==> v28 <==
==> flow/design.v <==
module ALU(Ain,Bin,ALUop,out,Z);
input [15:0] Ain, Bin;
input [1:0] ALUop;
output [15:0] out;
output Z;
assign out = (ALUop == 2'b00) ? (Ain + Bin) : (ALUop == 2'b01) ? (Ain - Bin) : (ALUop == 2'b10) ? (Ain & Bin) : (~Bin) ;
assign Z =  (out == 16'b0000000000000000) ?  1'b1 : 1'b0;
endmodule
module regfile(data_in,writenum,write,readnum,clk,data_out);
input [15:0] data_in;
input [2:0] writenum, readnum;
input write, clk;
output [15:0] data_out;
reg [15:0] R[7:0];  
reg [15:0] data_out;
always_ff @ (posedge clk)
begin 
if (write)  
    R[writenum] <= data_in;   
end  
assign data_out = R[readnum];  
endmodule
module shifter(in,shift,sout);
input [15:0] in;
input [1:0] shift;
output [15:0] sout;
reg [15:0] sout;
always_comb 
begin 
    if (shift == 2'b00)
        sout = in;
    else if (shift == 2'b01)
        sout = in << 1;
    else if (shift == 2'b10)
        sout = in >> 1;
    else if (shift == 2'b11)
    begin
      sout = in >> 1;
      sout[15] = in[15];
    end 
    else 
    sout = 16'bxxxxxxxxxxxxxxxx;
end 
endmodule
module datapath (clk, writenum, readnum, write, datapath_in, vsel, loada, loadb, loadc, shift, asel, bsel, ALUop, loads, Z_out, datapath_out);
input write, clk, loada, loadb, loadc, asel, bsel, loads, vsel;
input [1:0] ALUop, shift;
input [2:0] writenum, readnum;
input [15:0] datapath_in;
output Z_out;
output [15:0] datapath_out;
wire [15:0] data_in;
reg[15:0] aloaded, in;
wire [15:0] Bin, Ain;
reg Z_out;
reg [15:0] datapath_out;
wire [15:0] data_out, sout, out;
wire Z;
assign data_in = vsel ? datapath_in : datapath_out;  
regfile REGFILE(data_in, writenum, write, readnum, clk, data_out);  
always_ff @(posedge clk)  
begin
if (loada == 1) 
begin
 aloaded <= data_out ;
end
end 
always_ff @(posedge clk)  
begin
if (loadb == 1) 
begin
 in <= data_out ;
end
end 
shifter SHIFTER(in,shift,sout);
assign Bin = bsel ? ({11'b0, datapath_in[4:0]}) : sout ;  
assign Ain = asel ? (16'b0000000000000000) : aloaded ;
ALU alu(Ain,Bin,ALUop,out,Z);  
always_ff @(posedge clk)  
begin
if (loads == 1) 
begin
 Z_out <= Z ;
end
end 
always_ff @(posedge clk)  
begin
if (loadc == 1) 
begin
 datapath_out <= out ;
end
end 
endmodule 
==> flow/run.sh <==
#!/bin/bash
# the make line also repeats each setting of config.mk as NAME=value (left out here)
make -C /OpenROAD-flow-scripts/flow DESIGN_CONFIG=/design/flow/config.mk WORK_HOME=/design/flow/orfs CLKGATE_MAP_FILE= finish
==> flow/config.mk <==
export PLATFORM = sky130hd
export DESIGN_NAME = datapath
export DESIGN_NICKNAME = datapath
export VERILOG_FILES = /design/flow/design.v
export SDC_FILE = /design/flow/constraint.sdc
export NUM_CORES = 4
export LEC_CHECK = 0
export CAP_MARGIN = 20
export CELL_PAD_IN_SITES_GLOBAL_PLACEMENT = 0
export CORE_ASPECT_RATIO = 1.04
export CORE_MARGIN = 2
export CORE_UTILIZATION = 66
export CTS_CLUSTER_SIZE = 82
export MAX_ROUTING_LAYER = met4
export PLACE_DENSITY = 0.65
export SLEW_MARGIN = 40
export TNS_END_PERCENT = 85
==> flow/constraint.sdc <==
create_clock -name core_clock -period 4.85 [get_ports {clk}]
set_input_delay 0.9700 -clock core_clock [delete_from_list [all_inputs] [get_ports {clk}]]
set_output_delay 0.9700 -clock core_clock [all_outputs]
set_load 0.01 [all_outputs]
==> v11: changes against v28 <==
==> flow/config.mk (replaced) <==
export PLATFORM = sky130hd
export DESIGN_NAME = datapath
export DESIGN_NICKNAME = datapath
export VERILOG_FILES = /design/flow/design.v
export SDC_FILE = /design/flow/constraint.sdc
export NUM_CORES = 4
export LEC_CHECK = 0
export CAP_MARGIN = 20
export CORE_MARGIN = 2
export CORE_UTILIZATION = 65
export MAX_ROUTING_LAYER = met4
export SLEW_MARGIN = 20
export TNS_END_PERCENT = 5
==> flow/constraint.sdc (replaced) <==
create_clock -name core_clock -period 2.97 [get_ports {clk}]
set_input_delay 0.5940 -clock core_clock [delete_from_list [all_inputs] [get_ports {clk}]]
set_output_delay 0.5940 -clock core_clock [all_outputs]
set_load 0.01 [all_outputs]
==> v38: changes against v28 <==
==> flow/config.mk (replaced) <==
export PLATFORM = sky130hd
export DESIGN_NAME = datapath
export DESIGN_NICKNAME = datapath
export VERILOG_FILES = /design/flow/design.v
export SDC_FILE = /design/flow/constraint.sdc
export NUM_CORES = 4
export LEC_CHECK = 0
export CAP_MARGIN = 20
export CORE_MARGIN = 2
export CORE_UTILIZATION = 57
export SLEW_MARGIN = 20
==> flow/constraint.sdc (replaced) <==
create_clock -name core_clock -period 5.29 [get_ports {clk}]
set_input_delay 1.0580 -clock core_clock [delete_from_list [all_inputs] [get_ports {clk}]]
set_output_delay 1.0580 -clock core_clock [all_outputs]
set_load 0.01 [all_outputs]
==> notes <==
- v11 produced a layout that fails on negative setup slack. v28 completed, yet does not pass: negative setup slack. v38 completed without violations.
- The lowest combinational power belongs to v38, the highest to v11.
- The lowest clock power belongs to v38, the highest to v11.
- Setup slack, highest first: v38, v28, v11.
- Between v11 and v38, the lower cell count is in v38 (gap 2.6%, measured against v38).
- Flip-flop count is the same in v28 and v11.
- In v38 the wire length is smaller than in v28, by about 20%.
- Between v38 and v11, the lower first-iteration DRC count is in v38 (gap 76%, measured against v11).
- Non-clock buffer count, highest first: v11, v28, v38.
- Area after synthesis is the same in v28 and v11.
- In count of clock-buffer cells in the layout, v28 and v11 do not differ.
==> figures <==
item	v28	v11	v38
Slowest cell on the critical path	sky130_fd_sc_hd__or4_4	sky130_fd_sc_hd__o21ai_1	sky130_fd_sc_hd__or4_4
First-pass GRT wire length	43.8 mm	46.9 mm	35.9 mm
Launch instance of the worst register-to-register path	in[0]$_DFFE_PP_	in[1]$_DFFE_PP_	in[0]$_DFFE_PP_
Area added between synthesis and finish	25.4%	29.9%	23.2%
Row count	43	43	46
Worst Path Max Fanout	3	4	3
Setup Viol. Count Final	1	16	0
Core Util at FP	0.683	0.665	0.581
Global routing usage summed across all routing layers	0.410	0.448	0.288
Critical path's largest stage delay	600 ps	670 ps	570 ps
OpenROAD warnings	45	45	41
Die X-Extent	120 um	123 um	131 um
Maximum ir drop on the vdd rail	0.423 mV	0.567 mV	0.299 mV
Global routing usage on met1	0.523	0.574	0.380
Met2 usage in global routing	0.631	0.680	0.499
Result of the run	failed layout checks	failed layout checks	finished clean
Violated checks	negative setup slack	negative setup slack	-
Internal power consumption	2.87 mW	4.75 mW	2.61 mW
Count of plain and timing-repair buffers	183	219	157
Worst-case setup margin in the final layout	-121 ps	-2400 ps	136 ps
Final core occ	0.857	0.864	0.715
Number of buffer and inverter stages on the critical path	4	1	5
Worst setup timing slack at the placement stage	-802 ps	-2390 ps	-559 ps


==> 01-11: inputs <==
// datapath: RTL as listed in full above, without the edits since
clock: 4.37 ns
lec_check: 0
cap_margin: 20
core_margin: 2
core_utilization: 65
setup_slack_margin: -0.29
slew_margin: 20
run.sh (not shown) runs the stock make flow with config.mk's settings and CLKGATE_MAP_FILE=.
==> 10-10 (differences from 01-11) <==
--- a/flow/config.mk
+++ b/flow/config.mk
@@ -5,8 +5,10 @@
 export SDC_FILE = /design/flow/constraint.sdc
 export NUM_CORES = 4
 export LEC_CHECK = 0
+export ABC_AREA = 1
 export CAP_MARGIN = 20
 export CORE_MARGIN = 2
 export CORE_UTILIZATION = 65
-export SETUP_SLACK_MARGIN = -0.29
+export CTS_CLUSTER_SIZE = 85
+export SETUP_SLACK_MARGIN = 0.86
 export SLEW_MARGIN = 20
==> flow/constraint.sdc (replaced) <==
create_clock -name core_clock -period 2.94 [get_ports {clk}]
set_input_delay 0.5880 -clock core_clock [delete_from_list [all_inputs] [get_ports {clk}]]
set_output_delay 0.5880 -clock core_clock [all_outputs]
set_load 0.01 [all_outputs]
==> 10-02 (differences from 01-11) <==
--- a/flow/config.mk
+++ b/flow/config.mk
@@ -5,8 +5,11 @@
 export SDC_FILE = /design/flow/constraint.sdc
 export NUM_CORES = 4
 export LEC_CHECK = 0
+export ABC_AREA = 0
 export CAP_MARGIN = 20
 export CORE_MARGIN = 2
-export CORE_UTILIZATION = 65
-export SETUP_SLACK_MARGIN = -0.29
+export CORE_UTILIZATION = 72
+export CTS_CLUSTER_DIAMETER = 204
+export CTS_CLUSTER_SIZE = 47
+export SETUP_SLACK_MARGIN = 0.9
 export SLEW_MARGIN = 20
==> flow/constraint.sdc (replaced) <==
create_clock -name core_clock -period 3.05 [get_ports {clk}]
set_input_delay 0.6100 -clock core_clock [delete_from_list [all_inputs] [get_ports {clk}]]
set_output_delay 0.6100 -clock core_clock [all_outputs]
set_load 0.01 [all_outputs]
==> qor summary <==
	10-10	01-11	10-02
Core Region	0.01399 mm^2	0.01383 mm^2	0.01252 mm^2
Root buf cell	sky130_fd_sc_hd__clkbuf_16	sky130_fd_sc_hd__clkbuf_16	-
Cell count after synthesis	966	664	664
Number of cells after detailed placement	1304	1004	1027
Standard-cell row count	43	43	41
H-tree depth	4	4	-
Post-cts sizing count	195	34	-
Status	stopped before the end	complete, but fails checks	stopped before the end
Stage where the flow stopped	global routing (5_1_grt)	-	clock tree synthesis (4_1_cts)
Layout check failures	-	setup timing	-
Die outline width	124.0 um	122.9 um	117.0 um
Post-Place Worst Slack	-1.035 ns	-1.090 ns	-2.307 ns
Adder and majority cell fraction of the synthesized area	4.304%	4.492%	4.492%
Die Height	124.0 um	122.9 um	117.0 um
Num CTS Buffers	17	17	-
Chip Area, Yosys	0.009361 mm^2	0.009191 mm^2	0.009191 mm^2
Synthesized-area fraction occupied by ao, oa, aoi and oai cells	11.76%	9.570%	9.570%
Post-CTS setup buffers	50	10	-
HPWL after DPL	19690 um	17970 um	19950 um
Clock sinks	177	177	-
Post-CTS Hold Buffers	0	0	-
Number of distinct standard cells referenced by the synthesized netlist	45	68	68
Placed standard-cell area	0.01108 mm^2	0.01090 mm^2	0.01117 mm^2
Share of synthesized cell area in and, or, nand and nor gates	19.09%	9.216%	9.216%
Multiplexer fraction of the synthesized cell area	1.925%	15.34%	15.34%
Power and IR drop assume default switching activity.
